// Dmac_Top
module Dmac_Top (
    input  logic        clk,
    input  logic        rst,
    input  logic        write,
    input  logic        HSel,
    input  logic [1:0]  STrans,
    input  logic [31:0] HWData,
    input  logic [31:0] HAddr,
    input  logic [31:0] MRData,
    input  logic        HReady,
    input  logic [1:0]  M_HResp,
    output logic HReadyOut,
    output logic [1:0] S_HResp,
    input  logic [1:0]  DmacReq,      
    input  logic        Bus_Grant,   
    output logic [31:0] MAddress,
    output logic [31:0] MWData,
    output logic [3:0]  MBurst_Size,
    output logic        MWrite,
    output logic [1:0]  MTrans,
    output logic [3:0]  MWStrb,
    output logic        Bus_Req,
    output logic        Interrupt,
    output logic [1:0]  ReqAck
);
==> flow/config.mk <==
export PLATFORM = sky130hd
export DESIGN_NAME = Dmac_Top
export DESIGN_NICKNAME = Dmac_Top
export VERILOG_FILES = /design/flow/design.v
export SDC_FILE = /design/flow/constraint.sdc
export NUM_CORES = 4
export LEC_CHECK = 0
export CAP_MARGIN = 20
export CORE_ASPECT_RATIO = 0.53
export CORE_MARGIN = 2
export CORE_UTILIZATION = 72
export CTS_CLUSTER_SIZE = 48
export PLACE_DENSITY = 0.65
export SETUP_SLACK_MARGIN = 1.47
export SLEW_MARGIN = 20
==> flow/constraint.sdc <==
create_clock -name core_clock -period 5.34 [get_ports {clk}]
set_input_delay 1.0680 -clock core_clock [delete_from_list [all_inputs] [get_ports {clk}]]
set_output_delay 1.0680 -clock core_clock [all_outputs]
set_load 0.01 [all_outputs]
run.sh (not shown) runs the stock make flow with config.mk's settings and CLKGATE_MAP_FILE=.
The starting point produced a clean layout.
Change:
--- a/flow/config.mk
+++ b/flow/config.mk
@@ -8,8 +8,6 @@
 export CAP_MARGIN = 20
-export CORE_ASPECT_RATIO = 0.53
 export CORE_MARGIN = 2
 export CORE_UTILIZATION = 72
-export CTS_CLUSTER_SIZE = 48
-export PLACE_DENSITY = 0.65
-export SETUP_SLACK_MARGIN = 1.47
+export CTS_CLUSTER_DIAMETER = 370
+export PLACE_DENSITY = 0.6
 export SLEW_MARGIN = 20
==> flow/constraint.sdc (replaced) <==
create_clock -name core_clock -period 4.77 [get_ports {clk}]
set_input_delay 0.9540 -clock core_clock [delete_from_list [all_inputs] [get_ports {clk}]]
set_output_delay 0.9540 -clock core_clock [all_outputs]
set_load 0.01 [all_outputs]
With this change the flow completed, yet does not pass: negative setup slack; wire length shrinks by 8.5%; synthesized cell count stays the same; sequential power went up by about 10%; design area came out lower by 0.84%; final cell count came out lower by 0.44%; via count goes down by 4.5%; hold slack stays flat; global-route usage shrinks by 2.9 points; sequential share of layout area grows by 0.48 points; worst setup slack loses 0.55 ns; utilization decreases by 1.3 points.
Change:
--- a/flow/config.mk
+++ b/flow/config.mk
@@ -7,7 +7,8 @@
 export LEC_CHECK = 0
-export CAP_MARGIN = 20
+export CAP_MARGIN = 15
 export CORE_MARGIN = 2
 export CORE_UTILIZATION = 72
-export CTS_CLUSTER_DIAMETER = 370
-export PLACE_DENSITY = 0.6
+export CTS_CLUSTER_SIZE = 58
+export PLACE_DENSITY_LB_ADDON = 0.0
+export SETUP_SLACK_MARGIN = 0.6
 export SLEW_MARGIN = 20
The new run finished but failed the layout checks on negative setup slack.
Total power rises slightly.
Worst setup slack is worse by 0.049 ns.
Cell count rises slightly.
Non-clock buffer count rises by 58.
Critical path depth falls by 5.
Utilization rises by 1.7 points.
Via count rises by a few percent.
Die size is unchanged.
Change:
==> flow/config.mk (replaced) <==
export PLATFORM = sky130hd
export DESIGN_NAME = Dmac_Top
export DESIGN_NICKNAME = Dmac_Top
export VERILOG_FILES = /design/flow/design.v
export SDC_FILE = /design/flow/constraint.sdc
export NUM_CORES = 4
export LEC_CHECK = 0
export CAP_MARGIN = 20
export CORE_MARGIN = 2
export CORE_UTILIZATION = 57
export PLACE_DENSITY = 0.6
export SLEW_MARGIN = 20
==> flow/constraint.sdc (replaced) <==
create_clock -name core_clock -period 5.59 [get_ports {clk}]
set_input_delay 1.1180 -clock core_clock [delete_from_list [all_inputs] [get_ports {clk}]]
set_output_delay 1.1180 -clock core_clock [all_outputs]
set_load 0.01 [all_outputs]
What happened: This time the run passed the timing, design-rule and antenna checks. Design area is lower by a few percent. Power is lower by about a fifth. Die size is higher by a quarter to a third. Clock skew is lower by 0.017 ns. Sequential cell count is unchanged. Via count is lower by about a fifth. Area after synthesis is unchanged. Setup slack improves by 0.26 ns. Sequential share of layout area is higher by 1.4 points. Wire length is lower by about a fifth.


== run 1 ==
Dmac_Top again, from the RTL that the note above started with.
clock: 4.78 ns
lec_check: 0
cap_margin: 40
core_margin: 2
core_utilization: 72
cts_cluster_diameter: 29
cts_cluster_size: 58
place_density_lb_addon: 0.01
setup_slack_margin: 1.4
slew_margin: 40
tns_end_percent: 40
Run 1: ODB-0269 in global routing -> run aborted
The inputs of run 2 differ from those of run 1 as listed below.
# run 1
export LEC_CHECK = 0
export CAP_MARGIN = 40
export CORE_MARGIN = 2
export CORE_UTILIZATION = 72
export CTS_CLUSTER_DIAMETER = 29
export CTS_CLUSTER_SIZE = 58
export PLACE_DENSITY_LB_ADDON = 0.01
export SETUP_SLACK_MARGIN = 1.4
export SLEW_MARGIN = 40
export TNS_END_PERCENT = 40
create_clock -name core_clock -period 4.78 [get_ports {clk}]
# run 2
export LEC_CHECK = 0
export CAP_MARGIN = 20
export CORE_MARGIN = 2
export CORE_UTILIZATION = 44
export PLACE_DENSITY = 0.6
export SLEW_MARGIN = 20
create_clock -name core_clock -period 5.41 [get_ports {clk}]
==> comparison <==
- The flow did not stop early for run 2: all stages ran, and the layout cleared the timing, design-rule and antenna checks.
- Effective utilization at floorplan: run 2 vs run 1 down 28 points
- Run 2 -> run 1: xor-xnor portion of the synthesized cell area delta 0, exact match
- Between run 1 and run 2, number of buffers inserted during clock tree synthesis decreased.
- Taking run 1 over run 2, the horizontal extent of the die ratio works out to 0.78.
For run 3, these inputs were changed with respect to run 2:
# run 2
export LEC_CHECK = 0
export CAP_MARGIN = 20
export CORE_MARGIN = 2
export CORE_UTILIZATION = 44
export PLACE_DENSITY = 0.6
export SLEW_MARGIN = 20
create_clock -name core_clock -period 5.41 [get_ports {clk}]
# run 3
export LEC_CHECK = 0
export CAP_MARGIN = 20
export CORE_MARGIN = 2
export CORE_UTILIZATION = 40
export PLACE_DENSITY = 0.6
export SLEW_MARGIN = 20
create_clock -name core_clock -period 8.59 [get_ports {clk}]
Notes after the runs:
The flow did not stop early for run 3: all stages ran, and the layout cleared the timing, design-rule and antenna checks. Sort run 2 and run 3 by number of detailed-route iterations in the first pass desc -> top: run 2. Between run 2 and run 3, the flow reports met2 wirelength from detailed routing decreasing by a few percent. In the flow results for run 2 and run 3, the clock network latency to the later pin of the worst-skew pair is larger on run 3. The utilization after layout in run 3 was lower than what run 2 gave. From run 2 to run 3 the numbers moved as follows: sequential cell fraction of total power now sits higher; area of the multi-input gates moved down; post-synthesis to final-layout area growth fell by 2.1 points; final cell count now larger. The lower critical path depth came out of run 3. Diff run 2 -> run 3: die outline area up 9.9%; area of the core region up about 10%.
diff inputs: run 3 => run 4
# run 3
export LEC_CHECK = 0
export CAP_MARGIN = 20
export CORE_MARGIN = 2
export CORE_UTILIZATION = 40
export PLACE_DENSITY = 0.6
export SLEW_MARGIN = 20
create_clock -name core_clock -period 8.59 [get_ports {clk}]
# run 4
export LEC_CHECK = 0
export CAP_MARGIN = 20
export CORE_MARGIN = 2
export CORE_UTILIZATION = 26
export PLACE_DENSITY = 0.6
export SLEW_MARGIN = 20
create_clock -name core_clock -period 14.6 [get_ports {clk}]
[summary]
On combinational power share, run 4 tracks run 3 almost exactly.
On combinational cell power: run 4 sits below run 3.
Looking at clock latency reported for the late side of the worst-skew pair across run 3 and run 4, the one that comes out higher is run 3.
Measured against each other, run 3 and run 4 differ in amount of wire on met2 after detailed routing, the lower figure coming from run 3.
Core footprint deteriorates in run 4 relative to run 3.
Power is estimated from default activity; no workload was simulated.
